==> inputs of build 30 <==
==> flow/design.v (excerpt) <==
module fpadd (
    clk, reset, start,
    a, b,
    sum, 
    done
);
Settings: LEC_CHECK=0, ABC_AREA=0, CAP_MARGIN=5, CORE_MARGIN=2, CORE_UTILIZATION=65, CTS_CLUSTER_DIAMETER=96, CTS_CLUSTER_SIZE=20, GPL_ROUTABILITY_DRIVEN=1, MAX_ROUTING_LAYER=met4, PLACE_DENSITY_LB_ADDON=0.22, SETUP_SLACK_MARGIN=0.71, SLEW_MARGIN=20, TNS_END_PERCENT=70; clock period 2.5 ns.
run.sh (not shown) runs the stock make flow with config.mk's settings and CLKGATE_MAP_FILE=.
==> inputs of build 52, as changes to build 30 <==
- ABC_AREA: 0 -> unset
- CAP_MARGIN: 5 -> 20
- CORE_UTILIZATION: 65 -> 55
- CTS_CLUSTER_DIAMETER: 96 -> unset
- CTS_CLUSTER_SIZE: 20 -> unset
- GPL_ROUTABILITY_DRIVEN: 1 -> unset
- MAX_ROUTING_LAYER: met4 -> unset
- PLACE_DENSITY_LB_ADDON: 0.22 -> unset
- SETUP_SLACK_MARGIN: 0.71 -> unset
- TNS_END_PERCENT: 70 -> unset
==> flow/constraint.sdc (replaced) <==
create_clock -name core_clock -period 3.66 [get_ports {clk}]
set_input_delay 0.7320 -clock core_clock [delete_from_list [all_inputs] [get_ports {clk}]]
set_output_delay 0.7320 -clock core_clock [all_outputs]
set_load 0.01 [all_outputs]
==> comparison <==
Build 30 never finished: it broke off in 5_1_grt on DPL-0038. Build 52 finished with timing, DRC and antenna clean.
Synthesized cell count is the same in build 30 and build 52.
Of build 52 and build 30, build 52 has the higher die area (gap 18%, measured against build 30).
In synthesized area, build 30 and build 52 do not differ.
==> figures <==
Outcome: build 52 no timing/DRC/antenna violations; build 30 aborted with a tool error
Failing step: build 52 -; build 30 5_1_grt
Worst-case setup slack after placement: build 52 456 ps; build 30 -168 ps
CTS-repair resized insts: build 52 0; build 30 256
Post-CTS Setup Bufs: build 52 0; build 30 66
Initial Util: build 52 56.2%; build 30 66.2%
Die X: build 52 145 µm; build 30 134 µm
Area of the placeable core: build 52 19500 µm²; build 30 16500 µm²
Number of rows in the core area: build 52 51; build 30 47
Area of the die: build 52 21000 µm²; build 30 17900 µm²
Height of the die: build 52 145 µm; build 30 134 µm
Total half-perimeter wirelength after legalization and detailed placement: build 52 26000 µm; build 30 29200 µm
Final Wtd Congestion: build 52 0.905; build 30 1.04
Placed Instance Area: build 52 12100 µm²; build 30 13800 µm²

==> inputs of v14 <==
==> flow/design.v <==
module fpadd (
    clk, reset, start,
    a, b,
    sum, 
    done
);
    input clk, reset, start;
    input [31:0] a, b;
    output [31:0] sum;
    output done;
    reg sign_a, sign_b, sign_r;
    reg [7:0] exp_a, exp_b, exp_r;
	reg [25:0] mant_a, mant_b;
    reg [25:0] mant_r;
	reg [31:0] sum;  
	reg done;
    reg [23:0] mant_sum;
    parameter IDLE = 3'b000;
    parameter SIGN = 3'b001;
    parameter SHIFT = 3'b010;
    parameter ADD = 3'b011;
	parameter RESSIGN = 3'b100;
    parameter NORM = 3'b101;
    parameter SEARCH = 3'b110;
	parameter FIN = 3'b111;
    reg[2:0] pres_state;
	always @(posedge clk) begin
	    if(reset) begin
			exp_a <= 0; exp_b <= 0; exp_r <= 0;
			mant_a <= 0; mant_b <= 0; mant_r <= 0;
			sign_a <= 0; sign_b <= 0; sign_r <= 0;
			done <= 0; sum <= 0; mant_sum <= 0;
    	end
    	else if(start) begin
	    	sign_a <= a[31];
	    	sign_b <= b[31];
			exp_a <= a[30:23];
			exp_b <= b[30:23];
			mant_a <= {3'b001, a[22:0]};  
			mant_b <= {3'b001, b[22:0]};  
	    	done <= 0;
	    	pres_state <= IDLE;
	    end
	    else begin
	    	case(pres_state)
			IDLE:  
	    	begin
		    	if ((exp_a == 8'b0) && (mant_a[22:0] == 22'b0 && mant_a[23] == 1'b1)) begin
					sum <= {sign_b, exp_b, mant_b[22:0]};
					done <= 1;
					pres_state <= FIN;
		    	end
	    		else if ((exp_b == 8'b0) && (mant_b[22:0] == 22'b0 && mant_b[23] == 1'b1)) begin
					sum <= {sign_a, exp_a, mant_a[22:0]};
					done <= 1;
					pres_state <= FIN;
		    	end
				else if (exp_a == 8'b11111111) begin
					sum <= {sign_a, exp_a, mant_a[22:0]};
					done <= 1;
					pres_state <= FIN;
				end
				else if (exp_b == 8'b11111111) begin
					sum <= {sign_b, exp_b, mant_b[22:0]};
					done <= 1;
					pres_state <= FIN;
				end
				else begin
					pres_state <= SIGN;
				end
			end	
			SIGN:  
			begin
				if (sign_a) begin
					mant_a <= ~mant_a + 1;
				end	
				if (sign_b) begin
					mant_b <= ~mant_b + 1;
				end	
				pres_state <= SHIFT;
			end
			SHIFT:  
			begin
				if(exp_a > exp_b) begin
					mant_b <= {sign_b, mant_b[25:1]};  
					exp_b <= exp_b + 1;
					exp_r <= exp_a;
				end
				else if(exp_a < exp_b) begin
					mant_a <= {sign_a, mant_a[25:1]};  
					exp_a <= exp_a + 1;
					exp_r <= exp_b;
				end
				else
					exp_r <= exp_a;
				pres_state <= (exp_a == exp_b) ? ADD : pres_state;
			end
			ADD:  
			begin
				mant_r <= mant_a + mant_b;
				pres_state <= RESSIGN;
			end
			RESSIGN:  
			begin
				if (mant_r[25] == 1) begin
					sign_r <= 1;
					mant_r <= -mant_r;
				end else begin
					sign_r <= 0;
				end
				pres_state <= NORM;
			end
			NORM:  
			begin
				if (mant_r == 0) begin
					exp_r <= 0;
					pres_state <= FIN;
				end else if ((mant_r[24] == 0) && (mant_r[23] == 1)) begin
					pres_state <= FIN;
				end else if (mant_r[24] == 1) begin
					mant_r <= mant_r >> 1;
					exp_r  <= exp_r + 1;
					pres_state <= FIN;
				end else
					pres_state <= SEARCH;
			end
			SEARCH:  
			begin
				if(mant_r[23] != 1) begin
					mant_r <= mant_r << 1;
					exp_r  <= exp_r - 1;
					pres_state <= SEARCH;
				end else
					pres_state <= FIN;
			end
			FIN:
			begin
				if (!done) begin
					sum <= {sign_r, exp_r, {mant_r[22:0]}};
					done <= 1;
				end
			end
			endcase
	    end
	end
endmodule
==> flow/run.sh <==
#!/bin/bash
# the make line also repeats each setting of config.mk as NAME=value (left out here)
make -C /OpenROAD-flow-scripts/flow DESIGN_CONFIG=/design/flow/config.mk WORK_HOME=/design/flow/orfs CLKGATE_MAP_FILE= finish
==> flow/config.mk <==
export PLATFORM = sky130hd
export DESIGN_NAME = fpadd
export DESIGN_NICKNAME = fpadd
export VERILOG_FILES = /design/flow/design.v
export SDC_FILE = /design/flow/constraint.sdc
export NUM_CORES = 4
export LEC_CHECK = 0
export ABC_AREA = 0
export CAP_MARGIN = 40
export CORE_MARGIN = 2
export CORE_UTILIZATION = 70
export CTS_CLUSTER_DIAMETER = 201
export CTS_CLUSTER_SIZE = 36
export GPL_ROUTABILITY_DRIVEN = 0
export HOLD_SLACK_MARGIN = 0.29
export SETUP_SLACK_MARGIN = 0.44
export SLEW_MARGIN = 20
export TNS_END_PERCENT = 70
==> flow/constraint.sdc <==
create_clock -name core_clock -period 2.82 [get_ports {clk}]
set_input_delay 0.5640 -clock core_clock [delete_from_list [all_inputs] [get_ports {clk}]]
set_output_delay 0.5640 -clock core_clock [all_outputs]
set_load 0.01 [all_outputs]
==> inputs of v2, as changes to v14 <==
CAP_MARGIN = 5   (was 40)
CORE_MARGIN = 9   (was 2)
CORE_UTILIZATION = 55   (was 70)
CTS_CLUSTER_DIAMETER = default   (was 201)
CTS_CLUSTER_SIZE = 20   (was 36)
HOLD_SLACK_MARGIN = default   (was 0.29)
PLACE_DENSITY_LB_ADDON = 0.22   (was default)
SETUP_SLACK_MARGIN = default   (was 0.44)
==> flow/constraint.sdc (replaced) <==
create_clock -name core_clock -period 2.17 [get_ports {clk}]
set_input_delay 0.4340 -clock core_clock [delete_from_list [all_inputs] [get_ports {clk}]]
set_output_delay 0.4340 -clock core_clock [all_outputs]
set_load 0.01 [all_outputs]
==> inputs of v4, as changes to v14 <==
CAP_MARGIN = 5   (was 40)
CTS_CLUSTER_DIAMETER = default   (was 201)
CTS_CLUSTER_SIZE = 20   (was 36)
HOLD_SLACK_MARGIN = default   (was 0.29)
SETUP_SLACK_MARGIN = default   (was 0.44)
==> flow/constraint.sdc (replaced) <==
create_clock -name core_clock -period 3.34 [get_ports {clk}]
set_input_delay 0.6680 -clock core_clock [delete_from_list [all_inputs] [get_ports {clk}]]
set_output_delay 0.6680 -clock core_clock [all_outputs]
set_load 0.01 [all_outputs]
==> qor summary <==
| metric | v2 | v14 | v4 |
|---|---|---|---|
| Multi-input gate share of the layout cell area | 52.1% | - | 56.7% |
| Crit Path Class | reg -> reg | - | reg -> reg |
| Internal power | 6.97 mW | - | 3.92 mW |
| Sequential cell power | 3.20 mW | - | 2.11 mW |
| Multi-In Gates | 1,132 | - | 1,130 |
| Portion of total power attributed to combinational logic | 47.5% | - | 32.0% |
| Number of failing hold endpoints at the final stage | 0 | - | 0 |
| Power group with the highest consumption | combinational logic | - | sequential cells |
| Core Region | 19,500 µm² | 15,300 µm² | 15,300 µm² |
| Clock buffer count in the final layout | 22 | - | 18 |
| Path category of the worst min-delay check | in -> reg | - | reg -> reg |
| Critical path startpoint category | flip-flop | - | flip-flop |
| Total half-perimeter wirelength after legalization and detailed placement | 31,000 µm | 26,700 µm | 25,400 µm |
| Amount of wire on met3 after detailed routing | 11,300 µm | - | 5160 µm |
| Switching part of the total | 40.7% | - | 36.0% |
| Outcome | complete, but fails checks | did not finish | complete, no violations |
| Last stage reached | - | 5_1_grt | - |
| Violated checks | negative setup slack | - | - |
| Cell count of the worst hold path | 2 | - | 2 |
| Post-Route Setup TNS | -48.72 ns | - | 0 ns |
| Largest stage delay on the critical path | 0.58 ns | - | 0.52 ns |
| Sum of buffers and inverters on the critical path | 2 | - | 2 |
| Post-placement worst setup slack | -0.503 ns | -0.0419 ns | 0.363 ns |
| Worst R2R Start | mant_b[0]$_SDFFE_PP0P_ | - | exp_b[2]$_SDFFE_PP0P_ |
| Number of instances resized during post-cts repair | 138 | 138 | 0 |
| Wire length on met2 | 24,700 µm | - | 15,900 µm |
| Area Overhead vs Synth | 54.2% | - | 16.3% |
| Core Density at Floorplan | 56.0% | 71.7% | 71.7% |
| Core Util, Final | 86.3% | - | 83.3% |
Power is estimated from default activity; no workload was simulated.
